## bridge_top
module bridge_top(hclk,hresetn,hwrite,haddr,hwdata,hreadyin,htrans,prdata,pwrite,penable,psel,paddr,pwdata,hrdata,hr_readyout,hresp);
Size: about 1600 cells after synthesis, ~210 I/O pins.
clock: 4.0 ns
lec_check: 0
cap_margin: 10
core_aspect_ratio: 0.58
core_margin: 2
core_utilization: 29
cts_cluster_size: 13
gpl_routability_driven: 0
place_density: 0.88
slew_margin: 40
tns_end_percent: 35
run.sh (not shown) runs the stock make flow with config.mk's settings and CLKGATE_MAP_FILE=.
Next try:
- CAP_MARGIN: 10 -> 20
- CORE_ASPECT_RATIO: 0.58 -> unset
- CORE_UTILIZATION: 29 -> 70
- CTS_CLUSTER_SIZE: 13 -> 37
- GPL_ROUTABILITY_DRIVEN: 0 -> unset
- PLACE_DENSITY: 0.88 -> unset
- SLEW_MARGIN: 40 -> 20
- TNS_END_PERCENT: 35 -> unset
- clock period: 4.0 -> 1.7 ns (I/O delays scaled with it)
The new run reached the layout checks and failed them: negative setup slack.
Global-route usage climbs by 29 points.
Worst hold slack is worse by 0.32 ns.
Maximum frequency climbs by 35%.
Utilization climbs by 59 points.
Final cell count drops by 10%.
Clock-buffer cell count climbs by 8.
Non-clock buffer count climbs by 164.
Register-to-register slack is worse by 1.6 ns.
Power climbs by 140%.

---

zinc:
bridge_top again, from the RTL that the note above started with.
Settings: LEC_CHECK=0, CAP_MARGIN=20, CORE_MARGIN=2, CORE_UTILIZATION=40, SLEW_MARGIN=20; clock period 3.05 ns.
[inputs] raven vs zinc
--- a/flow/config.mk
+++ b/flow/config.mk
@@ -7,5 +7,8 @@
 export LEC_CHECK = 0
+export ABC_AREA = 1
 export CAP_MARGIN = 20
 export CORE_MARGIN = 2
-export CORE_UTILIZATION = 40
+export CORE_UTILIZATION = 72
+export PLACE_DENSITY = 0.38
 export SLEW_MARGIN = 20
+export TNS_END_PERCENT = 10
==> flow/constraint.sdc <==
create_clock -name core_clock -period 3.6 [get_ports {hclk}]
set_input_delay 0.7200 -clock core_clock [delete_from_list [all_inputs] [get_ports {hclk}]]
set_output_delay 0.7200 -clock core_clock [all_outputs]
set_load 0.01 [all_outputs]
==> comparison <==
Looking at the reports, raven completed the entire flow and the layout it produced met the timing, design-rule and antenna checks.
A cell at the slowest stage of the critical path of clkdlybuf4s50_1 is what raven shows, while o31a_1 belongs to zinc.
Against zinc as the reference, raven delivers a higher cell area.
Delta (raven minus zinc): overall fraction of global-route tracks in use increased by 15 points relative to the old numbers, via count of the first global-routing pass increased by 2,747 relative to the old numbers, number of buffers on the longest clock path closely matched the old numbers.
Going from zinc to raven, cell total after placement grows by 605.
When raven is measured against zinc, its area reported by Yosys stat turns out about 7% higher.
From zinc to raven the numbers moved as follows: met2 usage up 25 points; die area fell by 16,000 sq um; routed wire length now sits higher; combinational fraction of the cell area down 4.8 points; global-route wire length before repair now sits higher.
zinc vs raven, largest cell class by area: multi-input combinational cells vs flip-flops and latches
What violet does differently from raven at the input level:
--- a/flow/config.mk
+++ b/flow/config.mk
@@ -7,8 +7,5 @@
 export LEC_CHECK = 0
-export ABC_AREA = 1
-export CAP_MARGIN = 20
+export CAP_MARGIN = 15
 export CORE_MARGIN = 2
 export CORE_UTILIZATION = 72
-export PLACE_DENSITY = 0.38
 export SLEW_MARGIN = 20
-export TNS_END_PERCENT = 10
==> flow/constraint.sdc <==
create_clock -name core_clock -period 2.36 [get_ports {hclk}]
set_input_delay 0.4720 -clock core_clock [delete_from_list [all_inputs] [get_ports {hclk}]]
set_output_delay 0.4720 -clock core_clock [all_outputs]
set_load 0.01 [all_outputs]
## What came out
- Summary of violet over raven: design area shrank by about 3.5%; mux share of post-synthesis cell area +8.3 points; global-route usage over all layers saw a decrease; number of instances in the placed design now smaller.
- In the metrics for raven and violet, the one carrying the lower wire length of the first global-routing pass is violet.
- For violet, the largest cell class by area was multi-input combinational cells, unlike raven, where it was flip-flops and latches.
- Comparing raven and violet, the lower routed length per instance was measured on raven.
- Of raven and violet, the run reporting the higher final cell count was raven.
- Non-clock buffer instance count of the final layout (lower): raven
- Sort raven and violet by post-synthesis to final-layout area growth asc -> top: raven
- For clock-buffer cell count, dividing the value from raven by the value from violet gives 0.945.
- Proportion of power drawn by combinational gates: raven vs violet — no meaningful difference
Input changes introduced in yarrow (baseline for comparison: violet):
--- a/flow/config.mk
+++ b/flow/config.mk
@@ -7,5 +7,5 @@
 export LEC_CHECK = 0
-export CAP_MARGIN = 15
+export CAP_MARGIN = 20
 export CORE_MARGIN = 2
-export CORE_UTILIZATION = 72
+export CORE_UTILIZATION = 15
 export SLEW_MARGIN = 20
==> flow/constraint.sdc <==
create_clock -name core_clock -period 6.13 [get_ports {hclk}]
set_input_delay 1.2260 -clock core_clock [delete_from_list [all_inputs] [get_ports {hclk}]]
set_output_delay 1.2260 -clock core_clock [all_outputs]
set_load 0.01 [all_outputs]
==> comparison <==
- yarrow went all the way through synthesis, placement and routing and the layout is clean on timing, DRC and antenna.
- Wire length was lower in violet than in yarrow.
- yarrow vs violet — critical path depth dropped 1.
- The final design instance area without fill of yarrow was inferior to that of violet.
- The count of flip-flops with a built-in enable after synthesis was comparable across violet and yarrow.
- yarrow has global-route usage below what violet had.
- Re total of max-cap violations: no difference whatsoever between violet and yarrow.
- Compared with violet, yarrow instantiates a larger number of cells.
- Initial antenna violation count: yarrow higher than violet
- Per the comparison of yarrow with violet, slack of the critical path rose by 2570 ps; detailed-routed wire length on met3 went up 3.4%.
The following lists how fjord was set up differently from yarrow:
--- a/flow/config.mk
+++ b/flow/config.mk
@@ -9,3 +9,3 @@
 export CORE_MARGIN = 2
-export CORE_UTILIZATION = 15
+export CORE_UTILIZATION = 66
 export SLEW_MARGIN = 20
==> flow/constraint.sdc <==
create_clock -name core_clock -period 2.45 [get_ports {hclk}]
set_input_delay 0.4900 -clock core_clock [delete_from_list [all_inputs] [get_ports {hclk}]]
set_output_delay 0.4900 -clock core_clock [all_outputs]
set_load 0.01 [all_outputs]
- A top routing layer in use of met5 is what yarrow shows, while met4 belongs to fjord.
- The critical path capture point comes out apb_c.pwdata[8] in one run and apb_c.pwdata[11] in the other, namely in fjord and yarrow respectively.
- Number of cells in the finished layout apart from fillers: lower on fjord
- Compared with yarrow, fjord shows minimum hold slack lower by 160 ps.
- fjord vs yarrow — length of routed met2 wiring dropped by more than 10%
- The final total power in fjord sits 6.8 mW above the value recorded for yarrow.
- Diff yarrow..fjord | simple-gate share of the synthesized area | unchanged
- Going from yarrow to fjord, final area fell by 4.5%; share of final layout cell area taken by non-clock buffers rose by 3.8 points; peak fanout along the critical path fell by about 8%.
Power figures rest on the tool's default switching activity, not on a simulated workload.
